// blockRunner
module blockRunner(
    input wire CLK,              
    input wire RST_BTN,          
    output wire VGA_HS_O,        
    output wire VGA_VS_O,        
    output reg [3:0] VGA_R,      
    output reg [3:0] VGA_G,      
    output reg [3:0] VGA_B,      
    output wire a, ba, c, d, e, f, g,
    output wire a1, ba1, c1, d1, e1, f1, g1,
    output wire a2, ba2, c2, d2, e2, f2, g2,
    output wire a3, ba3, c3, d3, e3, f3, g3,
    input SW0,
    input KEY0,
    input KEY1,
    input KEY2,
    input KEY3
    );
Size in the first run: about 3400 cells after synthesis, ~330 flip-flops, roughly 49 I/O pins.
clock: 4.64 ns
lec_check: 0
abc_area: 1
cap_margin: 20
core_margin: 2
core_utilization: 72
cts_cluster_diameter: 381
cts_cluster_size: 16
place_density_lb_addon: 0.29
setup_slack_margin: -0.27
slew_margin: 20
run.sh (not shown) runs the stock make flow with config.mk's settings and CLKGATE_MAP_FILE=.
The baseline never finished: it broke off in global routing with GRT-0232.
Change:
CORE_UTILIZATION = 62   (was 72)
CTS_CLUSTER_DIAMETER = unset   (was 381)
CTS_CLUSTER_SIZE = unset   (was 16)
PLACE_DENSITY_LB_ADDON = unset   (was 0.29)
SETUP_SLACK_MARGIN = unset   (was -0.27)
clock period = 3.58 ns   (was 4.64 ns; I/O delays follow)
Now the flow reached the layout checks and failed them: setup timing.
Die size is higher by about a fifth.
Synthesized cell count stays the same.
Synthesized area is unchanged.
Change:
ABC_AREA = unset   (was 1)
CORE_UTILIZATION = 40   (was 62)
clock period = 5.84 ns   (was 3.58 ns; I/O delays follow)
Now the flow finished clean.
Routed wire length is lower by 14%.
Final area goes down by 12%.
Via count drops by 19%.
Worst setup slack improves by 1600 ps.
Total power fell by 47%.
Die area rises by 51%.
Critical path depth drops by 13.
Core utilization is lower by 34 points.
Final cell count decreases by 15%.
Worst hold slack loses 28 ps.
Change:
ABC_AREA = 1   (was unset)
CORE_UTILIZATION = 70   (was 40)
HOLD_SLACK_MARGIN = -0.09   (was unset)
SETUP_SLACK_MARGIN = 0.99   (was unset)
clock period = 5.6 ns   (was 5.84 ns; I/O delays follow)
What happened:
- The changed run finished clean
- global-route usage came out higher by 17 points
- worst setup slack is better by 140 ps
- via count came out higher by 16%
- power came out higher by 9.4%
- sequential share of layout area came out lower by 0.49 points
- cell count came out higher by 5.6%
- synthesized area came out higher by 2.1%
- core utilization came out higher by 35 points
- final area came out higher by 1.7%
- clock skew came out higher by 18 ps


## the reference run
Starting RTL as in the previous note.
==> flow/config.mk <==
export PLATFORM = sky130hd
export DESIGN_NAME = blockRunner
export DESIGN_NICKNAME = blockRunner
export VERILOG_FILES = /design/flow/design.v
export SDC_FILE = /design/flow/constraint.sdc
export NUM_CORES = 4
export LEC_CHECK = 0
export ABC_AREA = 1
export CAP_MARGIN = 15
export CORE_MARGIN = 2
export CORE_UTILIZATION = 72
export CTS_CLUSTER_SIZE = 72
export HOLD_SLACK_MARGIN = 0.06
export PLACE_DENSITY = 0.73
export SETUP_SLACK_MARGIN = 0.65
export SLEW_MARGIN = 20
==> flow/constraint.sdc <==
create_clock -name core_clock -period 5.11 [get_ports {CLK}]
set_input_delay 1.0220 -clock core_clock [delete_from_list [all_inputs] [get_ports {CLK}]]
set_output_delay 1.0220 -clock core_clock [all_outputs]
set_load 0.01 [all_outputs]
No crash in the reference run: every stage finished, but the layout fails its final checks due to setup timing.
Input changes introduced in the trial run (baseline for comparison: the reference run):
- SETUP_SLACK_MARGIN no longer set, was 0.65
- HOLD_SLACK_MARGIN no longer set, was 0.06
- CAP_MARGIN now 20, was 15
- CTS_CLUSTER_SIZE now 24, was 72
- ABC_AREA no longer set, was 1
- PLACE_DENSITY no longer set, was 0.73
- CORE_UTILIZATION now 70, was 72
- the clock period (ns, I/O delays scaled along) now 6.38, was 5.11
==> comparison <==
Looking at mapped cell area, the trial run sits below the reference run. Going from the reference run to the trial run, global placer's final weighted congestion dropped 0.66%, switching power total dropped 33%, clock slew at the register clock pins of the worst setup and hold paths barely changed. | worst hold slack across all endpoints | the trial run vs the reference run | 10 ps lower |. The trial run: no failed stages, no open violations at the end.


blockRunner again, from the RTL that the note above started with.
Settings: LEC_CHECK=0, ABC_AREA=1, CAP_MARGIN=15, CORE_MARGIN=2, CORE_UTILIZATION=72, CTS_CLUSTER_SIZE=72, HOLD_SLACK_MARGIN=0.06, PLACE_DENSITY=0.64, SETUP_SLACK_MARGIN=-0.18, SLEW_MARGIN=20; clock period 4.75 ns.
The baseline ran to the end with violations: negative setup slack.
==> next run, changes <==
- ABC_AREA: 1 -> unset
- CAP_MARGIN: 15 -> 20
- CORE_UTILIZATION: 72 -> 40
- CTS_CLUSTER_SIZE: 72 -> unset
- HOLD_SLACK_MARGIN: 0.06 -> unset
- PLACE_DENSITY: 0.64 -> unset
- SETUP_SLACK_MARGIN: -0.18 -> unset
- clock period: 4.75 -> 8.31 ns (I/O delays scaled with it)
Effect: Now the flow produced a clean layout. Area after synthesis decreases by 2.1%. Setup slack improved by 1.4 ns. Via count goes down by 17%. Routed wire length goes down by 10%. Clock skew goes down by 0.0075 ns. Register-to-register slack is better by 2.1 ns. Sequential power is lower by 40%.


yarrow:
Starting RTL as in the previous note.
clock: 10.0 ns
lec_check: 0
cap_margin: 15
cell_pad_in_sites_detail_placement: 2
core_margin: 6
core_utilization: 68
max_routing_layer: met4
min_routing_layer: met2
slew_margin: 20
yarrow did not finish: a tool error stopped it during 3_5_place_dp.
What zinc does differently from yarrow at the input level:
Settings: removing CELL_PAD_IN_SITES_DETAIL_PLACEMENT (formerly 2); removing MIN_ROUTING_LAYER (formerly met2); changing CAP_MARGIN from 15 to 20; removing MAX_ROUTING_LAYER (formerly met4); changing CORE_MARGIN from 6 to 2; changing CORE_UTILIZATION from 68 to 17; changing the clock period (ns, I/O delays scaled along) from 10.0 to 8.31.
### Flow results
- Relative to yarrow, the total die area measured on zinc has increased by more than 100%.
- zinc completed every stage of the flow, and the final layout passed the timing, DRC and antenna checks.
- Run status, yarrow: aborted in 3_5_place_dp, error DPL-0033
- Height of the die grows by more than half when moving from yarrow to zinc.
- Relative to yarrow, the placement row count measured on zinc has increased by more than 100%.
The inputs of quartz differ from those of zinc as listed below.
Settings: CORE_UTILIZATION changed from 17 to 70; ABC_AREA newly set to 1; CTS_CLUSTER_SIZE newly set to 16; PLACE_DENSITY_LB_ADDON newly set to 0.29; SETUP_SLACK_MARGIN newly set to -0.27; the clock period (ns, I/O delays scaled along) changed from 8.31 to 4.64.
==> results <==
- Nothing crashed in quartz and all stages finished; the problem is that the final layout failed, the offending checks being setup timing.
- The sequential power in quartz is 1.7 times that in zinc.
- Of zinc and quartz, the higher number of buffers added by the clock tree synthesis step belongs to zinc.
- quartz vs. zinc: part of the power in registers now smaller, part of the total power dissipated in combinational logic now sits higher, first-iteration DRC count went up, data arrival time at the worst-slack endpoint now sits lower, total global-route track usage +31 points.
Changes in fjord relative to quartz:
Settings: CTS_CLUSTER_SIZE: 16 -> 47; PLACE_DENSITY_LB_ADDON: 0.29 -> unset; CORE_UTILIZATION: 70 -> 66; SETUP_SLACK_MARGIN: -0.27 -> unset; ABC_AREA: 1 -> unset; the clock period (ns, I/O delays scaled along): 4.64 -> 6.75.
Findings:
- Of quartz and fjord, only fjord finishes the flow clean.
- Every stage of quartz finished as expected; the final checks, on the other hand, flagged setup timing, which means the layout fails.
- The count of cells resized by post-cts repair number comes out lower for fjord vs quartz.
- [fjord vs quartz] post-route fraction of the period consumed by the critical path: lower in fjord
- Taking fjord over quartz, the half-perimeter wire length of the detailed placement result ratio works out to 0.907.
- Compared to quartz, the router laid down less metal wire for fjord.
- The met1 wire length in fjord is 0.946 times that in quartz.
- Changes observed in fjord relative to quartz: area fraction in and, or, nand and nor cells after synthesis now sits lower, final cell count without fillers -664.
### fjord -> sierra
Settings: setting SETUP_SLACK_MARGIN to 1.15 for the first time; changing CAP_MARGIN from 20 to 15; setting HOLD_SLACK_MARGIN to -0.04 for the first time; changing CORE_UTILIZATION from 66 to 68; changing the clock period (ns, I/O delays scaled along) from 6.75 to 4.65.
### Flow results
sierra: flow complete, layout not clean; failing: setup timing
| die outline area | lower: sierra |
Min total routing usage reported by global routing across fjord and sierra: fjord
Diff fjord -> sierra: detailed-route wire length per cell rose by 19%, final cell count up about 8%.
Against fjord, sierra comes in about 28% higher on wire length.


## run 1
Starting RTL as in the previous note.
clock: 10.0 ns
lec_check: 0
abc_area: 1
cap_margin: 35
cell_pad_in_sites_detail_placement: 2
core_margin: 7
core_utilization: 40
cts_cluster_size: 84
max_routing_layer: met4
setup_slack_margin: 0.16
slew_margin: 0
tns_end_percent: 15
Inputs modified between run 1 and run 2:
==> flow/config.mk <==
export PLATFORM = sky130hd
export DESIGN_NAME = blockRunner
export DESIGN_NICKNAME = blockRunner
export VERILOG_FILES = /design/flow/design.v
export SDC_FILE = /design/flow/constraint.sdc
export NUM_CORES = 4
export LEC_CHECK = 0
export ABC_AREA = 1
export CAP_MARGIN = 10
export CORE_MARGIN = 2
export CORE_UTILIZATION = 70
export CTS_CLUSTER_SIZE = 73
export HOLD_SLACK_MARGIN = -0.09
export SLEW_MARGIN = 5
==> flow/constraint.sdc <==
create_clock -name core_clock -period 4.62 [get_ports {CLK}]
set_input_delay 0.9240 -clock core_clock [delete_from_list [all_inputs] [get_ports {CLK}]]
set_output_delay 0.9240 -clock core_clock [all_outputs]
set_load 0.01 [all_outputs]
Findings:
- met3 routed wirelength in run 2 is about 22% lower than in run 1
- Against run 1, number of nets at the end of the flow in run 2 rose by a few percent.
- Going from run 1 to run 2, largest net degree at the start of global routing up 2, power consumed by combinational cells up 99%, wire length of the first global-routing pass down 77 mm.
- On clock network fraction of total power, the lower figure sits with run 1, not run 2.
- Completing all stages was not enough for run 2: its layout failed the final checks because of negative setup slack.
- Delta (run 2 minus run 1): post-layout instance area +about 5%; routed wire length -40%; effective utilization at floorplan +31 points.
For run 3, these inputs were changed with respect to run 2:
--- a/flow/config.mk
+++ b/flow/config.mk
@@ -8,2 +8 @@
-export ABC_AREA = 1
-export CAP_MARGIN = 10
+export CAP_MARGIN = 20
@@ -11,4 +10,3 @@
-export CORE_UTILIZATION = 70
-export CTS_CLUSTER_SIZE = 73
-export HOLD_SLACK_MARGIN = -0.09
-export SLEW_MARGIN = 5
+export CORE_UTILIZATION = 40
+export SETUP_SLACK_MARGIN = 1.05
+export SLEW_MARGIN = 20
==> flow/constraint.sdc <==
create_clock -name core_clock -period 8.31 [get_ports {CLK}]
set_input_delay 1.6620 -clock core_clock [delete_from_list [all_inputs] [get_ports {CLK}]]
set_output_delay 1.6620 -clock core_clock [all_outputs]
set_load 0.01 [all_outputs]
--- outcome ---
The flow did not stop early for run 3: all stages ran, and the layout cleared the timing, DRC and antenna checks. Summary of the comparison: met2 wirelength from detailed routing is lower in run 3, relative to run 2. | non-filler instance count after layout | lower: run 3 |. Side by side, cell count along the critical path turned out lower in run 3 than in run 2. In run 3, total power consumption of the routed design is lower than in run 2. Non-clock buffer count in the final layout, run 3 vs run 2: down by more than half. Routed wirelength normalized by instance count (run 3 vs. run 2) decreases by a few percent. Run 3 reports a lower number of cell instances after yosys synthesis than run 2 does. Run 2 → run 3: worst slew slack as a fraction of its limit up 7.9 points; clock share of power went up 2.8 points; routed wire length saw a decrease.
diff inputs: run 3 => run 4
--- a/flow/config.mk
+++ b/flow/config.mk
@@ -10,2 +10,3 @@
-export CORE_UTILIZATION = 40
-export SETUP_SLACK_MARGIN = 1.05
+export CORE_UTILIZATION = 70
+export CTS_CLUSTER_SIZE = 47
+export SETUP_SLACK_MARGIN = 0.65
==> flow/constraint.sdc <==
create_clock -name core_clock -period 4.45 [get_ports {CLK}]
set_input_delay 0.8900 -clock core_clock [delete_from_list [all_inputs] [get_ports {CLK}]]
set_output_delay 0.8900 -clock core_clock [all_outputs]
set_load 0.01 [all_outputs]
Results
Run 4 did not finish; a tool error ended it in 5_1_grt.
Number of setup buffers added after CTS, run 3 and run 4: smaller value in run 3
From run 3 to run 4 the numbers moved as follows: post-DP HPWL went up by about 13%, effective utilization at floorplan went up by 31 points, number of buffers created by CTS went down by 5.1%, count of flip-flops with a built-in enable after synthesis was more or less identical.
Run 4 against run 3: pre-CTS worst setup slack went down by 2290 ps, die boundary width went down by about 24%.


blockRunner again, from the RTL that the note above started with.
clock: 4.62 ns
lec_check: 0
abc_area: 1
cap_margin: 0
core_margin: 2
core_utilization: 70
cts_cluster_size: 73
hold_slack_margin: -0.1
setup_slack_margin: 1.18
slew_margin: 20
The first run completed, yet does not pass: setup timing.
Next try:
ABC_AREA = default   (was 1)
CAP_MARGIN = 20   (was 0)
CORE_UTILIZATION = 9   (was 70)
CTS_CLUSTER_SIZE = default   (was 73)
HOLD_SLACK_MARGIN = default   (was -0.1)
SETUP_SLACK_MARGIN = default   (was 1.18)
clock period = 10.9 ns   (was 4.62 ns; I/O delays follow)
Outcome: The changed run ran to the end with no violations; utilization goes down by 74 points; power shrinks by 64%; via count falls by 23%; clock power drops by 53%; final area grows by 2.6%; hold slack gains 0.048 ns; synthesized cell count drops by 16%; cell count went up by 58%; sequential power shrinks by 56%.


Starting RTL as in the previous note.
export LEC_CHECK = 0
export CAP_MARGIN = 5
export CELL_PAD_IN_SITES_DETAIL_PLACEMENT = 2
export CELL_PAD_IN_SITES_GLOBAL_PLACEMENT = 0
export CORE_MARGIN = 8
export CORE_UTILIZATION = 68
export CTS_CLUSTER_DIAMETER = 291
export MAX_ROUTING_LAYER = met4
export MIN_ROUTING_LAYER = met2
export PLACE_DENSITY_LB_ADDON = 0.05
export SLEW_MARGIN = 20
export TNS_END_PERCENT = 60
create_clock -name core_clock -period 14.9 [get_ports {CLK}]
The starting point never finished: it broke off in detailed placement on DPL-0033.
Then changed:
- CAP_MARGIN: 5 -> 20
- CELL_PAD_IN_SITES_DETAIL_PLACEMENT: 2 -> unset
- CELL_PAD_IN_SITES_GLOBAL_PLACEMENT: 0 -> unset
- CORE_MARGIN: 8 -> 2
- CTS_CLUSTER_DIAMETER: 291 -> unset
- CTS_CLUSTER_SIZE: unset -> 47
- MAX_ROUTING_LAYER: met4 -> unset
- MIN_ROUTING_LAYER: met2 -> unset
- PLACE_DENSITY_LB_ADDON: 0.05 -> unset
- SETUP_SLACK_MARGIN: unset -> -0.47
- TNS_END_PERCENT: 60 -> unset
- clock period: 14.9 -> 4.65 ns (I/O delays scaled with it)
Result: Now the flow produced a layout that fails on setup timing; synthesized cell count stays the same; die size fell by roughly a tenth; area after synthesis stays the same.
Then changed:
- CORE_UTILIZATION: 68 -> 70
- CTS_CLUSTER_SIZE: 47 -> unset
- SETUP_SLACK_MARGIN: -0.47 -> -0.27
- clock period: 4.65 -> 4.64 ns (I/O delays scaled with it)
Effect: The new run ran to the end with violations: setup timing; die size falls by 2.8%; via count rises by 2.7%; synthesized cell count is unchanged; count of clock-buffer cells in the layout is unchanged; worst setup slack got worse by 0.082 ns; final cell count rises by 1.3%; design area rises by 2.3%; clock power rises by 9.0%; sequential cell count is unchanged.


== build 10 ==
Starting RTL as in the previous note.
clock: 5.82 ns
lec_check: 0
abc_area: 1
cap_margin: 20
cell_pad_in_sites_detail_placement: 2
cell_pad_in_sites_global_placement: 1
core_aspect_ratio: 0.52
core_margin: 7
core_utilization: 65
cts_cluster_diameter: 107
cts_cluster_size: 37
max_routing_layer: met5
place_density: 0.61
setup_slack_margin: 0.03
slew_margin: 20
tns_end_percent: 55
No final results exist for build 10, since it was stopped by error GPL-0301 during 3_1_place_gp_skip_io.
For build 40, these inputs were changed with respect to build 10:
# build 10
export LEC_CHECK = 0
export ABC_AREA = 1
export CAP_MARGIN = 20
export CELL_PAD_IN_SITES_DETAIL_PLACEMENT = 2
export CELL_PAD_IN_SITES_GLOBAL_PLACEMENT = 1
export CORE_ASPECT_RATIO = 0.52
export CORE_MARGIN = 7
export CORE_UTILIZATION = 65
export CTS_CLUSTER_DIAMETER = 107
export CTS_CLUSTER_SIZE = 37
export MAX_ROUTING_LAYER = met5
export PLACE_DENSITY = 0.61
export SETUP_SLACK_MARGIN = 0.03
export SLEW_MARGIN = 20
export TNS_END_PERCENT = 55
create_clock -name core_clock -period 5.82 [get_ports {CLK}]
# build 40
export LEC_CHECK = 0
export CAP_MARGIN = 20
export CORE_MARGIN = 2
export CORE_UTILIZATION = 64
export SETUP_SLACK_MARGIN = 1.98
export SLEW_MARGIN = 20
create_clock -name core_clock -period 7.38 [get_ports {CLK}]
Notes after the runs:
The final layout from build 40, which completed every stage, passed the timing, DRC and antenna checks at the end of the flow.
Compare build 40 and build 10 | cell count listed in synth_stat.txt higher: build 10
Of build 40 and build 10, the higher post-synthesis share of cell area spent on and-or and or-and gates belongs to build 40.
Post-synthesis instance area improves in build 40 relative to build 10.
Summary of the comparison: area of the chip is lower in build 40, relative to build 10.
Build 40 vs build 10: synthesized instance count down by more than 10%
Post-synth tally of flip-flops with integrated enable: build 10 vs build 40 identical
Adder-cell area share of the yosys netlist on build 40 is up relative to build 10.
Re floorplan core area: build 40 and build 10 aren't equal, and the lower value belongs to build 40.
Die width ended up about 30% lower on build 40 than on build 10.
Post-synthesis chip area from yosys down 2.1% in build 40 wrt build 10
Inputs modified between build 40 and build 20:
# build 40
export LEC_CHECK = 0
export CAP_MARGIN = 20
export CORE_MARGIN = 2
export CORE_UTILIZATION = 64
export SETUP_SLACK_MARGIN = 1.98
export SLEW_MARGIN = 20
create_clock -name core_clock -period 7.38 [get_ports {CLK}]
# build 20
export LEC_CHECK = 0
export ABC_AREA = 0
export CAP_MARGIN = 20
export CORE_MARGIN = 2
export CORE_UTILIZATION = 72
export CTS_CLUSTER_SIZE = 34
export PLACE_DENSITY_LB_ADDON = 0.0
export SETUP_SLACK_MARGIN = 3.15
export SLEW_MARGIN = 20
create_clock -name core_clock -period 11.3 [get_ports {CLK}]
## What came out
- Slew at the pin with the worst max-slew slack up 61 ps in build 20 wrt build 40
- Between build 20 and build 40, the routed wire length is higher for build 40.
- Going from build 40 to build 20, post-synthesis cell type count held steady; power density over the cells now smaller; portion of the layout cell area used by non-clock buffers -4.4 points.
- Summary: worst-case setup slack after placement, build 20 better than build 40
- Build 40 has a lower portion of the layout cell area used by clock cells than build 20.
- Final-stage net count shrinks by a few percent when moving from build 40 to build 20.
- NOTE: worst-path maximum fanout in build 20 exceeds that of build 40
Input changes introduced in build 15 (baseline for comparison: build 20):
# build 20
export LEC_CHECK = 0
export ABC_AREA = 0
export CAP_MARGIN = 20
export CORE_MARGIN = 2
export CORE_UTILIZATION = 72
export CTS_CLUSTER_SIZE = 34
export PLACE_DENSITY_LB_ADDON = 0.0
export SETUP_SLACK_MARGIN = 3.15
export SLEW_MARGIN = 20
create_clock -name core_clock -period 11.3 [get_ports {CLK}]
# build 15
export LEC_CHECK = 0
export ABC_AREA = 0
export CAP_MARGIN = 20
export CORE_ASPECT_RATIO = 0.87
export CORE_MARGIN = 2
export CORE_UTILIZATION = 72
export CTS_CLUSTER_SIZE = 34
export HOLD_SLACK_MARGIN = 0.29
export PLACE_DENSITY_LB_ADDON = 0.0
export SETUP_SLACK_MARGIN = 3.15
export SLEW_MARGIN = 20
create_clock -name core_clock -period 11.3 [get_ports {CLK}]
Results
- Taking build 20 as the reference, in build 15 synthesized cell count now sits at about the same level, count of buffering cells on the critical path with inverters included now sits lower.
- Compared to build 20, build 15 shows a narrower setup margin.
- More vias were needed by build 15 than by build 20.
Power is estimated from default activity; no workload was simulated.
